==> onyx: inputs <==
// top
module top(input clk, rst, ball_speed, serve_type, angle, bat_size, restart, start, en_color, auto, hard_mode, input[3:0] mode, max_score, input[8:0] adc, output sel, size, output sound, output [9:0] RED, GRN, BLU, output HSYNC, VSYNC, px_clk, blank);
==> flow/config.mk <==
export PLATFORM = sky130hd
export DESIGN_NAME = top
export DESIGN_NICKNAME = top
export VERILOG_FILES = /design/flow/design.v
export SDC_FILE = /design/flow/constraint.sdc
export NUM_CORES = 4
export LEC_CHECK = 0
export ABC_AREA = 1
export CAP_MARGIN = 20
export CORE_MARGIN = 2
export CORE_UTILIZATION = 62
export CTS_CLUSTER_DIAMETER = 24
export CTS_CLUSTER_SIZE = 48
export GPL_ROUTABILITY_DRIVEN = 0
export MIN_ROUTING_LAYER = met2
export PLACE_DENSITY = 0.61
export SETUP_SLACK_MARGIN = 1.4
export SLEW_MARGIN = 20
==> flow/constraint.sdc <==
create_clock -name core_clock -period 8.67 [get_ports {clk}]
set_input_delay 1.7340 -clock core_clock [delete_from_list [all_inputs] [get_ports {clk}]]
set_output_delay 1.7340 -clock core_clock [all_outputs]
set_load 0.01 [all_outputs]
run.sh (not shown) runs the stock make flow with config.mk's settings and CLKGATE_MAP_FILE=.
==> indigo (differences from onyx) <==
- CORE_UTILIZATION: 62 -> 40
- CTS_CLUSTER_DIAMETER: 24 -> unset
- CTS_CLUSTER_SIZE: 48 -> unset
- GPL_ROUTABILITY_DRIVEN: 0 -> unset
- MIN_ROUTING_LAYER: met2 -> unset
- PLACE_DENSITY: 0.61 -> 0.6
- SETUP_SLACK_MARGIN: 1.4 -> unset
==> flow/constraint.sdc (replaced) <==
create_clock -name core_clock -period 7.34 [get_ports {clk}]
set_input_delay 1.4680 -clock core_clock [delete_from_list [all_inputs] [get_ports {clk}]]
set_output_delay 1.4680 -clock core_clock [all_outputs]
set_load 0.01 [all_outputs]
==> qor.json <==
{
  "cts.repair.resized": 0,
  "cts_setup_buffers": 0,
  "grtUsageTotal": 0.2691,
  "placementRows": 126,
  "place.detailed.instances": 9073,
  "cts-buffers-inserted": 27,
  "htree_num_levels": 1,
  "run_status": "complete, no violations",
  "grt_busiest_layer": "met2",
  "floorplan.core_util": 0.4018
}
-- figures above: indigo

==> qor.json <==
{
  "failed_at": "global routing",
  "cts.repair.resized": 2,
  "htree_num_levels": 2,
  "cts_hold_repair.buffers": 0,
  "grtUsageTotal": 0.6719,
  "floorplan.core_util": 0.6243,
  "cts-buffers-inserted": 56,
  "error_message": "[ERROR GRT-0232] Routing congestion too high. Check the congestion heatmap in the GUI.",
  "placementRows": 101,
  "die.size.x_um": 280.1,
  "gr-usage-met2": 0.7289,
  "cts_setup_buffers": 3,
  "grt_busiest_layer": "met3",
  "run_status": "stopped before the end",
  "place.detailed.instances": 8411
}
-- figures above: onyx


* * *

==> inputs of run M <==
top again, from the RTL that the note above started with.
export LEC_CHECK = 0
export ABC_AREA = 1
export CAP_MARGIN = 25
export CORE_MARGIN = 2
export CORE_UTILIZATION = 72
export CTS_CLUSTER_DIAMETER = 371
export CTS_CLUSTER_SIZE = 47
export PLACE_DENSITY_LB_ADDON = 0.06
export SETUP_SLACK_MARGIN = 0.74
export SLEW_MARGIN = 0
export TNS_END_PERCENT = 5
create_clock -name core_clock -period 2.5 [get_ports {clk}]
==> inputs of run E, as changes to run M <==
Settings changed: CAP_MARGIN 25 to 20, CORE_UTILIZATION 72 to 24, CTS_CLUSTER_DIAMETER 371 to default, CTS_CLUSTER_SIZE 47 to default, PLACE_DENSITY from default to 0.6, PLACE_DENSITY_LB_ADDON 0.06 to default, SETUP_SLACK_MARGIN 0.74 to default, SLEW_MARGIN 0 to 20, TNS_END_PERCENT 5 to default.
==> flow/constraint.sdc (replaced) <==
create_clock -name core_clock -period 8.61 [get_ports {clk}]
set_input_delay 1.7220 -clock core_clock [delete_from_list [all_inputs] [get_ports {clk}]]
set_output_delay 1.7220 -clock core_clock [all_outputs]
set_load 0.01 [all_outputs]
==> inputs of run P, as changes to run M <==
Settings changed: ABC_AREA 1 to 0, CAP_MARGIN 25 to 20, CTS_CLUSTER_DIAMETER 371 to default, CTS_CLUSTER_SIZE 47 to default, PLACE_DENSITY from default to 0.39, PLACE_DENSITY_LB_ADDON 0.06 to default, SLEW_MARGIN 0 to 20, TNS_END_PERCENT 5 to default.
==> flow/constraint.sdc (replaced) <==
create_clock -name core_clock -period 4.94 [get_ports {clk}]
set_input_delay 0.9880 -clock core_clock [delete_from_list [all_inputs] [get_ports {clk}]]
set_output_delay 0.9880 -clock core_clock [all_outputs]
set_load 0.01 [all_outputs]
==> results <==
- Run E completed without violations. Run P ended with an error in global routing (5_1_grt) (GRT-0116). Run M ended with an error in detailed placement (3_5_place_dp).
- Die size: run E > run P > run M.
- In synthesized cell count, run E and run M do not differ.
- Of run P and run M, run P has the higher synthesized area (gap 8.7%, measured against run M).

* * *

==> inputs of job 3755 <==
top again, from the RTL that the note above started with.
export LEC_CHECK = 0
export ABC_AREA = 1
export CAP_MARGIN = 20
export CORE_ASPECT_RATIO = 0.9
export CORE_MARGIN = 2
export CORE_UTILIZATION = 56
export CTS_CLUSTER_SIZE = 98
export GPL_TIMING_DRIVEN = 0
export HOLD_SLACK_MARGIN = -0.01
export MAX_ROUTING_LAYER = met4
export PLACE_DENSITY = 0.6
export SLEW_MARGIN = 35
export TNS_END_PERCENT = 25
create_clock -name core_clock -period 7.07 [get_ports {clk}]
==> job 1472 (differences from job 3755) <==
- ABC_AREA: 1 -> default
- CORE_ASPECT_RATIO: 0.9 -> default
- CORE_UTILIZATION: 56 -> 72
- CTS_CLUSTER_SIZE: 98 -> default
- GPL_TIMING_DRIVEN: 0 -> default
- HOLD_SLACK_MARGIN: -0.01 -> default
- MAX_ROUTING_LAYER: met4 -> default
- PLACE_DENSITY: 0.6 -> default
- SETUP_SLACK_MARGIN: default -> -0.36
- SLEW_MARGIN: 35 -> 20
- TNS_END_PERCENT: 25 -> default
==> flow/constraint.sdc (replaced) <==
create_clock -name core_clock -period 4.8 [get_ports {clk}]
set_input_delay 0.9600 -clock core_clock [delete_from_list [all_inputs] [get_ports {clk}]]
set_output_delay 0.9600 -clock core_clock [all_outputs]
set_load 0.01 [all_outputs]
==> job 204 (differences from job 3755) <==
- CORE_ASPECT_RATIO: 0.9 -> 0.56
- CTS_CLUSTER_SIZE: 98 -> default
- GPL_TIMING_DRIVEN: 0 -> default
- HOLD_SLACK_MARGIN: -0.01 -> 0.16
- MAX_ROUTING_LAYER: met4 -> default
- SLEW_MARGIN: 35 -> 5
==> notes.md <==
run results: chip area line of the yosys report 0.0514 mm^2, share of synthesized cell area in full adder, half adder and majority cells 21.8%, Log Error [ERROR GRT-0232] Routing congestion too high. Check the congestion heatmap in the GUI., Die Ht 271 um, Inst Count DP 8991, largest cells by area after synthesis sky130_fd_sc_hd__ha_1, sky130_fd_sc_hd__dfrtp_1, sky130_fd_sc_hd__o21ai_0, sky130_fd_sc_hd__a21oi_1, sky130_fd_sc_hd__nand2_1, result of the run did not finish, last step reached global routing, complex-gate fraction of the synthesized area 26.4%
# the run above: job 1472

==> notes.md <==
impl run done, here's what came out: result of the run finished with violations, complex-gate fraction of the synthesized area 20.5%, share of synthesized cell area in full adder, half adder and majority cells 23.4%, clock network latency to the later pin of the worst-skew pair 0.60 ns, crit path setup slack, layout -0.0550 ns, wire length per cell 18.9 um, violated checks setup timing, Syn Area/Cell 6.35 um^2, Inst Count DP 8655, Die Ht 280 um, standard-cell row count 101, Arr. time, crit path 7.61 ns, Setup-failing EPs final 1, largest cells by area after synthesis sky130_fd_sc_hd__ha_1, sky130_fd_sc_hd__nand2_1, sky130_fd_sc_hd__inv_1, sky130_fd_sc_hd__dfrtp_1, sky130_fd_sc_hd__o21ai_0
# the run above: job 3755

==> notes.md <==
impl run done, here's what came out: result of the run no timing/DRC/antenna violations, share of synthesized cell area in full adder, half adder and majority cells 23.4%, largest cells by area after synthesis sky130_fd_sc_hd__ha_1, sky130_fd_sc_hd__nand2_1, sky130_fd_sc_hd__inv_1, sky130_fd_sc_hd__dfrtp_1, sky130_fd_sc_hd__o21ai_0, Mapped Cells 7446, hpwl dp 152 mm, parity-gate share of the synthesized area counting xor and xnor cells 6.09%, complex-gate fraction of the synthesized area 20.5%, chip area line of the yosys report 0.0473 mm^2, CTS tree yes, Post-synth top cells sky130_fd_sc_hd__nand2_1, sky130_fd_sc_hd__inv_1, sky130_fd_sc_hd__ha_1, Inst Count DP 8834
# the run above: job 204


* * *

==> inputs of harbor <==
top again, from the RTL that the note above started with.
==> flow/config.mk <==
export PLATFORM = sky130hd
export DESIGN_NAME = top
export DESIGN_NICKNAME = top
export VERILOG_FILES = /design/flow/design.v
export SDC_FILE = /design/flow/constraint.sdc
export NUM_CORES = 4
export LEC_CHECK = 0
export ABC_AREA = 0
export CAP_MARGIN = 20
export CORE_ASPECT_RATIO = 0.9
export CORE_MARGIN = 2
export CORE_UTILIZATION = 56
export CTS_CLUSTER_SIZE = 27
export GPL_TIMING_DRIVEN = 1
export HOLD_SLACK_MARGIN = -0.01
export MAX_ROUTING_LAYER = met5
export PLACE_DENSITY_LB_ADDON = 0.02
export SETUP_SLACK_MARGIN = 2.0
export SLEW_MARGIN = 35
export TNS_END_PERCENT = 25
==> flow/constraint.sdc <==
create_clock -name core_clock -period 7.07 [get_ports {clk}]
set_input_delay 1.4140 -clock core_clock [delete_from_list [all_inputs] [get_ports {clk}]]
set_output_delay 1.4140 -clock core_clock [all_outputs]
set_load 0.01 [all_outputs]
==> inputs of nickel, as changes to harbor <==
- ABC_AREA: 0 -> default
- CORE_ASPECT_RATIO: 0.9 -> default
- CORE_UTILIZATION: 56 -> 65
- CTS_CLUSTER_SIZE: 27 -> default
- GPL_TIMING_DRIVEN: 1 -> default
- HOLD_SLACK_MARGIN: -0.01 -> default
- MAX_ROUTING_LAYER: met5 -> default
- PLACE_DENSITY_LB_ADDON: 0.02 -> default
- SETUP_SLACK_MARGIN: 2.0 -> 1.3
- SLEW_MARGIN: 35 -> 20
- TNS_END_PERCENT: 25 -> default
==> flow/constraint.sdc (replaced) <==
create_clock -name core_clock -period 5.18 [get_ports {clk}]
set_input_delay 1.0360 -clock core_clock [delete_from_list [all_inputs] [get_ports {clk}]]
set_output_delay 1.0360 -clock core_clock [all_outputs]
set_load 0.01 [all_outputs]
==> summary of the runs <==
- harbor completed without violations. nickel finished but failed the layout checks on negative setup slack.
- Between nickel and harbor, the lower non-clock buffer count is in harbor (gap 752).
- In sequential cell count, harbor and nickel do not differ.
- Count of clock-buffer cells in the layout: nickel is lower than harbor (5).
- Global-route usage: harbor is lower than nickel (9.3 points).
- Against harbor, the first-iteration DRC count of nickel is larger by about 40%.
- Synthesized cell count is the same in harbor and nickel.
- Between harbor and nickel, the lower clock power is in harbor (gap 18%, measured against nickel).
- In harbor the utilization is lower than in nickel, by 18 points.
- Sequential share of layout area: nickel is lower than harbor (0.75 points).
==> figures <==
DP Wirelength: harbor 152,000 um; nickel 161,000 um
Placed Instances: harbor 8,095; nickel 8,762
Number of setup buffers added after CTS: harbor 205; nickel 106
Clock network power share: harbor 0.334; nickel 0.285
Tightest slew margin relative to the limit: harbor 0.345; nickel 0.110
Combined global-route utilization of all metal layers: harbor 0.421; nickel 0.514
Design internal power: harbor 2920 uW; nickel 4000 uW
Run status: harbor no timing/DRC/antenna violations; nickel complete, but fails checks
Layout check failures: harbor -; nickel negative setup slack
Length of the first detailed-routing pass in iterations: harbor 8; nickel 14
Cell area power density: harbor 78.5 nW/um2; nickel 103 nW/um2
Cells resized by post-CTS repair: harbor 561; nickel 313
Worst stage delay on the critical path: harbor 620 ps; nickel 520 ps
Worst clock skew on the final layout: harbor 21.5 ps; nickel 52.4 ps
Layout clock buffers: harbor 32; nickel 27
Total design power: harbor 4700 uW; nickel 6720 uW
Register-to-Register Setup Slack: harbor 1700 ps; nickel -130 ps
Required arrival time at the worst endpoint: harbor 7570 ps; nickel 5670 ps
Met2 capacity usage during global routing: harbor 0.618; nickel 0.784
Crit path setup slack, layout: harbor 1700 ps; nickel -130 ps
Detailed-routed wire length on met3: harbor 24,300 um; nickel 31,300 um
Power is estimated from default activity; no workload was simulated.
